==> job 7927 <==
==> flow/design.v (excerpt) <==
module uart_pwm_top (
    input  wire        clk,         
    input  wire        rst_n,       
    input  wire        uart_rx,     
    output wire [8:0]  pwm_out,     
    output wire [6:0] seg0,
    output wire [6:0] seg1,
    output wire [6:0] seg2,
    output wire [6:0] seg3,
    output wire [3:0] pkt_count
);
    wire        rx_valid;
    wire [15:0] rx_data;
    uart_rx #(.CLOCKS_PER_PULSE(434),  
              .BITS_PER_WORD(8), 
              .W_OUT(16) 
    ) uart_rx_inst (
        .clk(clk),
        .rst_n(rst_n),
        .rx(uart_rx),
        .m_data(rx_data),
        .m_valid(rx_valid)
    );
    wire [15:0] duty0, duty1, duty2, duty3, duty4, duty5, duty6, duty7, duty8;
    uart_pwm_data_store #(
        .WIDTH(16),
        .CHANNELS(9)
    ) data_store_inst (
        .clk(clk),
        .rst_n(rst_n),
        .rx_valid(rx_valid),
        .rx_data(rx_data),
        .pkt_count(pkt_count),
        .duty0(duty0), .duty1(duty1), .duty2(duty2),
        .duty3(duty3), .duty4(duty4), .duty5(duty5),
  ...
Settings: LEC_CHECK=0, CAP_MARGIN=20, CORE_MARGIN=2, CORE_UTILIZATION=65, MAX_ROUTING_LAYER=met4, SETUP_SLACK_MARGIN=4.46, SLEW_MARGIN=20, TNS_END_PERCENT=5; clock period 18.0 ns.
run.sh (not shown) runs the stock make flow with config.mk's settings and CLKGATE_MAP_FILE=.
==> job 6606 (differences from job 7927) <==
Settings changed: ABC_AREA from default to 1, CAP_MARGIN 20 to 0, CORE_ASPECT_RATIO from default to 1.18, CORE_UTILIZATION 65 to 72, CTS_CLUSTER_DIAMETER from default to 323, CTS_CLUSTER_SIZE from default to 15, MAX_ROUTING_LAYER met4 to default, PLACE_DENSITY_LB_ADDON from default to 0.02, SETUP_SLACK_MARGIN 4.46 to 1.11, TNS_END_PERCENT 5 to default.
==> flow/constraint.sdc (replaced) <==
create_clock -name core_clock -period 3.79 [get_ports {clk}]
set_input_delay 0.7580 -clock core_clock [delete_from_list [all_inputs] [get_ports {clk}]]
set_output_delay 0.7580 -clock core_clock [all_outputs]
set_load 0.01 [all_outputs]
==> job 9850 (differences from job 7927) <==
Settings changed: CORE_UTILIZATION 65 to 40, SETUP_SLACK_MARGIN 4.46 to default, TNS_END_PERCENT 5 to 10.
==> flow/constraint.sdc (replaced) <==
create_clock -name core_clock -period 20.0 [get_ports {clk}]
set_input_delay 4.0000 -clock core_clock [delete_from_list [all_inputs] [get_ports {clk}]]
set_output_delay 4.0000 -clock core_clock [all_outputs]
set_load 0.01 [all_outputs]
==> results.tsv <==
stage	metric	value	unit
logic_synthesis	postSynthSeqShare	0.503	
cts	post_cts_buffers	0	
critical_path	crit_buf_inv	2	
outcome	status	no timing/DRC/antenna violations	
floorplanning	fp_util	0.666	
layout	seq_share	0.450	
pwr	power-top-group	the clock network	
sta	min_period	6.58	ns
[end of results for job 7927]
==> results.tsv <==
stage	metric	value	unit
logic_synthesis	syn_avg_cell_area	10.8	µm²
floorplanning	fp_util	0.405	
cts	post_cts_buffers	0	
cts	ctsHoldBuffers	0	
logic_synthesis	postSynthSeqShare	0.503	
cts	insertion_delay	0.54	ns
critical_path	crit_buf_inv	3	
sta	min_period	6.79	ns
global_route	use_met2	0.284	
outcome	status	no timing/DRC/antenna violations	
layout	seq_share	0.449	
pwr	power-top-group	registers	
critical_path	r2r_end	pwm_inst.pwm_out[0]$_DFF_PN0_	
[end of results for job 9850]
==> results.tsv <==
stage	metric	value	unit
pwr	power-top-group	registers	
sta	min_period	2.71	ns
layout	seq_share	0.463	
detailed_routing	drt-total-wl	39800	µm
cts	post_cts_buffers	41	
logic_synthesis	postSynthSeqShare	0.509	
critical_path	rrSetupSlack	1.49	ns
critical_path	crit_buf_inv	2	
outcome	status	no timing/DRC/antenna violations	
layout	nets	2206	
[end of results for job 6606]


==> run M <==
==> flow/design.v <==
module uart_rx #(
    parameter CLOCKS_PER_PULSE = 4 ,  
              BITS_PER_WORD = 8,  
              W_OUT = 24  
) (
    input clk,rst_n,rx,
    output reg m_valid,
    output reg [W_OUT-1:0] m_data 
);
    localparam  IDLE    = 2'b00, 
                START   = 2'b01, 
                DATA    = 2'b10, 
                STOP    = 2'b11;
  	reg [1:0] state; 
    localparam NUM_WORDS = W_OUT / BITS_PER_WORD;
    reg[$clog2(CLOCKS_PER_PULSE)-1:0] c_clocks;
    reg[$clog2(BITS_PER_WORD)-1:0] c_bits;
    reg[$clog2(NUM_WORDS)-1:0] c_words;
    always @(posedge clk or negedge rst_n) begin
        if (!rst_n) begin
            {c_words,c_bits,c_clocks,m_valid,m_data} <= 1'b0;
            state <= IDLE;
        end else begin
            m_valid <= 0;
            case(state)
                IDLE: if(rx == 0)
                    state <= START;
                START: if(c_clocks == CLOCKS_PER_PULSE/2 - 1) begin
                        c_clocks <= 0;
                        state <= DATA;
                    end else begin
                        c_clocks <= c_clocks + 1;
                    end
              DATA:   if(c_clocks == CLOCKS_PER_PULSE-1)begin
                            c_clocks <= 0;
                            m_data <= {rx, m_data[W_OUT-1:1]};  
                            if(c_bits == BITS_PER_WORD-1) begin
                                c_bits <= 0;
                                state <= STOP;  
                                if(c_words == NUM_WORDS - 1) begin
                                    m_valid <= 1;  
                                    c_words <= 0;  
                                end else c_words <= c_words + 1;  
                            end else c_bits <= c_bits + 1;  
                        end else c_clocks <= c_clocks + 1;  
                STOP: if(c_clocks == CLOCKS_PER_PULSE - 1) begin
                        c_clocks <= 0;
                        state <= IDLE;  
                    end else c_clocks <= c_clocks + 1;
            endcase
        end
    end        
endmodule
module pwm_9ch #(
    parameter RESOLUTION = 16
)(
    input  wire                 clk,
    input  wire                 rst_n,
    input  wire [RESOLUTION-1:0] duty0,
    input  wire [RESOLUTION-1:0] duty1,
    input  wire [RESOLUTION-1:0] duty2,
    input  wire [RESOLUTION-1:0] duty3,
    input  wire [RESOLUTION-1:0] duty4,
    input  wire [RESOLUTION-1:0] duty5,
    input  wire [RESOLUTION-1:0] duty6,
    input  wire [RESOLUTION-1:0] duty7,
    input  wire [RESOLUTION-1:0] duty8,
    output reg  [8:0]           pwm_out
);
    reg [RESOLUTION-1:0] counter;
    always @(posedge clk or negedge rst_n) begin
        if (!rst_n)
            counter <= {RESOLUTION{1'b0}};
        else
            counter <= counter + 1;
    end
    always @(posedge clk or negedge rst_n) begin
        if (!rst_n) begin
            pwm_out <= 9'b0;
        end else begin
            pwm_out[0] <= (counter < duty0);
            pwm_out[1] <= (counter < duty1);
            pwm_out[2] <= (counter < duty2);
            pwm_out[3] <= (counter < duty3);
            pwm_out[4] <= (counter < duty4);
            pwm_out[5] <= (counter < duty5);
            pwm_out[6] <= (counter < duty6);
            pwm_out[7] <= (counter < duty7);
            pwm_out[8] <= (counter < duty8);
        end
    end
endmodule
module sev_seg_decorder(
    input [3:0] digit,
    output reg [6:0] seg
);
    always @(*)begin
        case(digit)
           4'd0: seg  = 7'b1000000;  
            4'd1: seg  = 7'b1111001;  
            4'd2: seg  = 7'b0100100;  
            4'd3: seg  = 7'b0110000;  
            4'd4: seg  = 7'b0011001;  
            4'd5: seg  = 7'b0010010;  
            4'd6: seg  = 7'b0000010;  
            4'd7: seg  = 7'b1111000;  
            4'd8: seg  = 7'b0000000;  
            4'd9: seg  = 7'b0010000;  
            4'd10: seg = 7'b0001000;  
            4'd11: seg = 7'b0000011;  
            4'd12: seg = 7'b1000110;  
            4'd13: seg = 7'b0100001;  
            4'd14: seg = 7'b0000110;  
            4'd15: seg = 7'b0001110;  
            default: seg = 7'b0111111;  
        endcase 
        end
endmodule
module uart_pwm_data_store #(
    parameter WIDTH = 16,
    parameter CHANNELS = 9
)(
    input  wire              clk,
    input  wire              rst_n,
    input  wire              rx_valid,
    input  wire [WIDTH-1:0]  rx_data,
    output reg  [3:0]        pkt_count,
    output reg [WIDTH-1:0] duty0,
    output reg [WIDTH-1:0] duty1,
    output reg [WIDTH-1:0] duty2,
    output reg [WIDTH-1:0] duty3,
    output reg [WIDTH-1:0] duty4,
    output reg [WIDTH-1:0] duty5,
    output reg [WIDTH-1:0] duty6,
    output reg [WIDTH-1:0] duty7,
    output reg [WIDTH-1:0] duty8
);
    reg [WIDTH-1:0] duty_reg [0:CHANNELS-1];
    integer k;
    always @(posedge clk or negedge rst_n) begin
        if (!rst_n) begin
            pkt_count <= 4'd0;
            for (k = 0; k < CHANNELS; k = k + 1)
                duty_reg[k] <= {WIDTH{1'b0}};
            duty0 <= 0; duty1 <= 0; duty2 <= 0;
            duty3 <= 0; duty4 <= 0; duty5 <= 0;
            duty6 <= 0; duty7 <= 0; duty8 <= 0;
        end else if (rx_valid) begin
            duty_reg[pkt_count] <= rx_data;
            duty0 <= duty_reg[0];
            duty1 <= duty_reg[1];
            duty2 <= duty_reg[2];
            duty3 <= duty_reg[3];
            duty4 <= duty_reg[4];
            duty5 <= duty_reg[5];
            duty6 <= duty_reg[6];
            duty7 <= duty_reg[7];
            duty8 <= duty_reg[8];
            if (pkt_count == CHANNELS-1)
                pkt_count <= 4'd0;
            else
                pkt_count <= pkt_count + 1;
        end
    end
endmodule
module uart_pwm_top (
    input  wire        clk,         
    input  wire        rst_n,       
    input  wire        uart_rx,     
    output wire [8:0]  pwm_out,     
    output wire [6:0] seg0,
    output wire [6:0] seg1,
    output wire [6:0] seg2,
    output wire [6:0] seg3,
    output wire [3:0] pkt_count
);
    wire        rx_valid;
    wire [15:0] rx_data;
    uart_rx #(.CLOCKS_PER_PULSE(434),  
              .BITS_PER_WORD(8), 
              .W_OUT(16) 
    ) uart_rx_inst (
        .clk(clk),
        .rst_n(rst_n),
        .rx(uart_rx),
        .m_data(rx_data),
        .m_valid(rx_valid)
    );
    wire [15:0] duty0, duty1, duty2, duty3, duty4, duty5, duty6, duty7, duty8;
    uart_pwm_data_store #(
        .WIDTH(16),
        .CHANNELS(9)
    ) data_store_inst (
        .clk(clk),
        .rst_n(rst_n),
        .rx_valid(rx_valid),
        .rx_data(rx_data),
        .pkt_count(pkt_count),
        .duty0(duty0), .duty1(duty1), .duty2(duty2),
        .duty3(duty3), .duty4(duty4), .duty5(duty5),
        .duty6(duty6), .duty7(duty7), .duty8(duty8)
    );
    pwm_9ch #(
        .RESOLUTION(16)
    ) pwm_inst (
        .clk(clk),
        .rst_n(rst_n),
        .duty0(duty0),
        .duty1(duty1),
        .duty2(duty2),
        .duty3(duty3),
        .duty4(duty4),
        .duty5(duty5),
        .duty6(duty6),
        .duty7(duty7),
        .duty8(duty8),
        .pwm_out(pwm_out)
    );
    wire [3:0] digit0 = rx_data[3:0];     
    wire [3:0] digit1 = rx_data[7:4];
    wire [3:0] digit2 = rx_data[11:8];
    wire [3:0] digit3 = rx_data[15:12];   
    sev_seg_decorder seg_inst0 (.digit(digit0), .seg(seg0));
    sev_seg_decorder seg_inst1 (.digit(digit1), .seg(seg1));
    sev_seg_decorder seg_inst2 (.digit(digit2), .seg(seg2));
    sev_seg_decorder seg_inst3 (.digit(digit3), .seg(seg3));
endmodule
==> flow/run.sh <==
#!/bin/bash
# the make line also repeats each setting of config.mk as NAME=value (left out here)
make -C /OpenROAD-flow-scripts/flow DESIGN_CONFIG=/design/flow/config.mk WORK_HOME=/design/flow/orfs CLKGATE_MAP_FILE= finish
==> flow/config.mk <==
export PLATFORM = sky130hd
export DESIGN_NAME = uart_pwm_top
export DESIGN_NICKNAME = uart_pwm_top
export VERILOG_FILES = /design/flow/design.v
export SDC_FILE = /design/flow/constraint.sdc
export NUM_CORES = 4
export LEC_CHECK = 0
export CAP_MARGIN = 20
export CORE_MARGIN = 2
export CORE_UTILIZATION = 40
export SLEW_MARGIN = 20
==> flow/constraint.sdc <==
create_clock -name core_clock -period 4.36 [get_ports {clk}]
set_input_delay 0.8720 -clock core_clock [delete_from_list [all_inputs] [get_ports {clk}]]
set_output_delay 0.8720 -clock core_clock [all_outputs]
set_load 0.01 [all_outputs]
==> run D: changes against run M <==
--- a/flow/config.mk
+++ b/flow/config.mk
@@ -8,4 +8,5 @@
 export CAP_MARGIN = 20
 export CORE_MARGIN = 2
 export CORE_UTILIZATION = 40
+export SETUP_SLACK_MARGIN = 0.62
 export SLEW_MARGIN = 20
==> flow/constraint.sdc (replaced) <==
create_clock -name core_clock -period 6.82 [get_ports {clk}]
set_input_delay 1.3640 -clock core_clock [delete_from_list [all_inputs] [get_ports {clk}]]
set_output_delay 1.3640 -clock core_clock [all_outputs]
set_load 0.01 [all_outputs]
==> run E: changes against run M <==
--- a/flow/config.mk
+++ b/flow/config.mk
@@ -7,5 +7,9 @@
 export LEC_CHECK = 0
 export CAP_MARGIN = 20
 export CORE_MARGIN = 2
-export CORE_UTILIZATION = 40
+export CORE_UTILIZATION = 72
+export CTS_CLUSTER_DIAMETER = 29
+export CTS_CLUSTER_SIZE = 49
+export PLACE_DENSITY_LB_ADDON = 0.0
+export SETUP_SLACK_MARGIN = 1.09
 export SLEW_MARGIN = 20
==> flow/constraint.sdc (replaced) <==
create_clock -name core_clock -period 3.79 [get_ports {clk}]
set_input_delay 0.7580 -clock core_clock [delete_from_list [all_inputs] [get_ports {clk}]]
set_output_delay 0.7580 -clock core_clock [all_outputs]
set_load 0.01 [all_outputs]
==> comparison <==
Between run D and run E, the lower clock skew is in run D (gap 5.1 ps).
Of run D and run M, run D has the higher routed wire length (gap about 3%, measured against run M).
Via count: run E > run D > run M.
The highest power belongs to run E, the lowest to run D.
In area after synthesis, run D and run E do not differ.
Non-clock buffer count: run E > run M > run D.
In clock power, run E is at 3.3 times the value of run D.
Against run E, the count of clock-buffer cells in the layout of run M is lower by 44.
==> figures <==
metric                                                                                                  run D                                run M                               run E
Final instance count without filler cells                                                                2249                                 2252                                2078
Clock Power                                                                                           2.02 mW                              3.13 mW                             6.71 mW
Launching instance or port of the critical path                           uart_rx_inst.m_data[12]$_DFFE_PN0P_  uart_rx_inst.m_data[12]$_DFFE_PN0P_  uart_rx_inst.m_data[8]$_DFFE_PN0P_
Clock network power share                                                                               48.7%                                48.5%                               63.6%
Placed cell count                                                                                        2181                                 2185                                1913
WL met2                                                                                              18300 µm                             18000 µm                            23700 µm
Global-route wire length before repair                                                               65800 µm                             64900 µm                            74900 µm
Die boundary height                                                                                    213 µm                               213 µm                              160 µm
Status                                                                       no timing/DRC/antenna violations     no timing/DRC/antenna violations    no timing/DRC/antenna violations
Met2 capacity usage during global routing                                                               28.9%                                29.1%                               63.9%
Detailed-route wire length                                                                           41200 µm                             40000 µm                            47300 µm
Clock-pin transition on the worst setup and hold timing paths                                           60 ps                                60 ps                               40 ps
Multi-input logic area                                                                            0.00763 mm²                          0.00763 mm²                         0.00779 mm²
Most common cell type on the critical path                                                              inv_1                                inv_1                                   -
Flop+latch power                                                                                      2.08 mW                              3.26 mW                             3.76 mW
Number of violations reported at the end of detailed-routing iteration 0                                  793                                  658                                1157
Cell Area, Placed                                                                                  0.0184 mm²                           0.0184 mm²                          0.0181 mm²
No activity file was given, so power comes from the tool's default toggle rates.
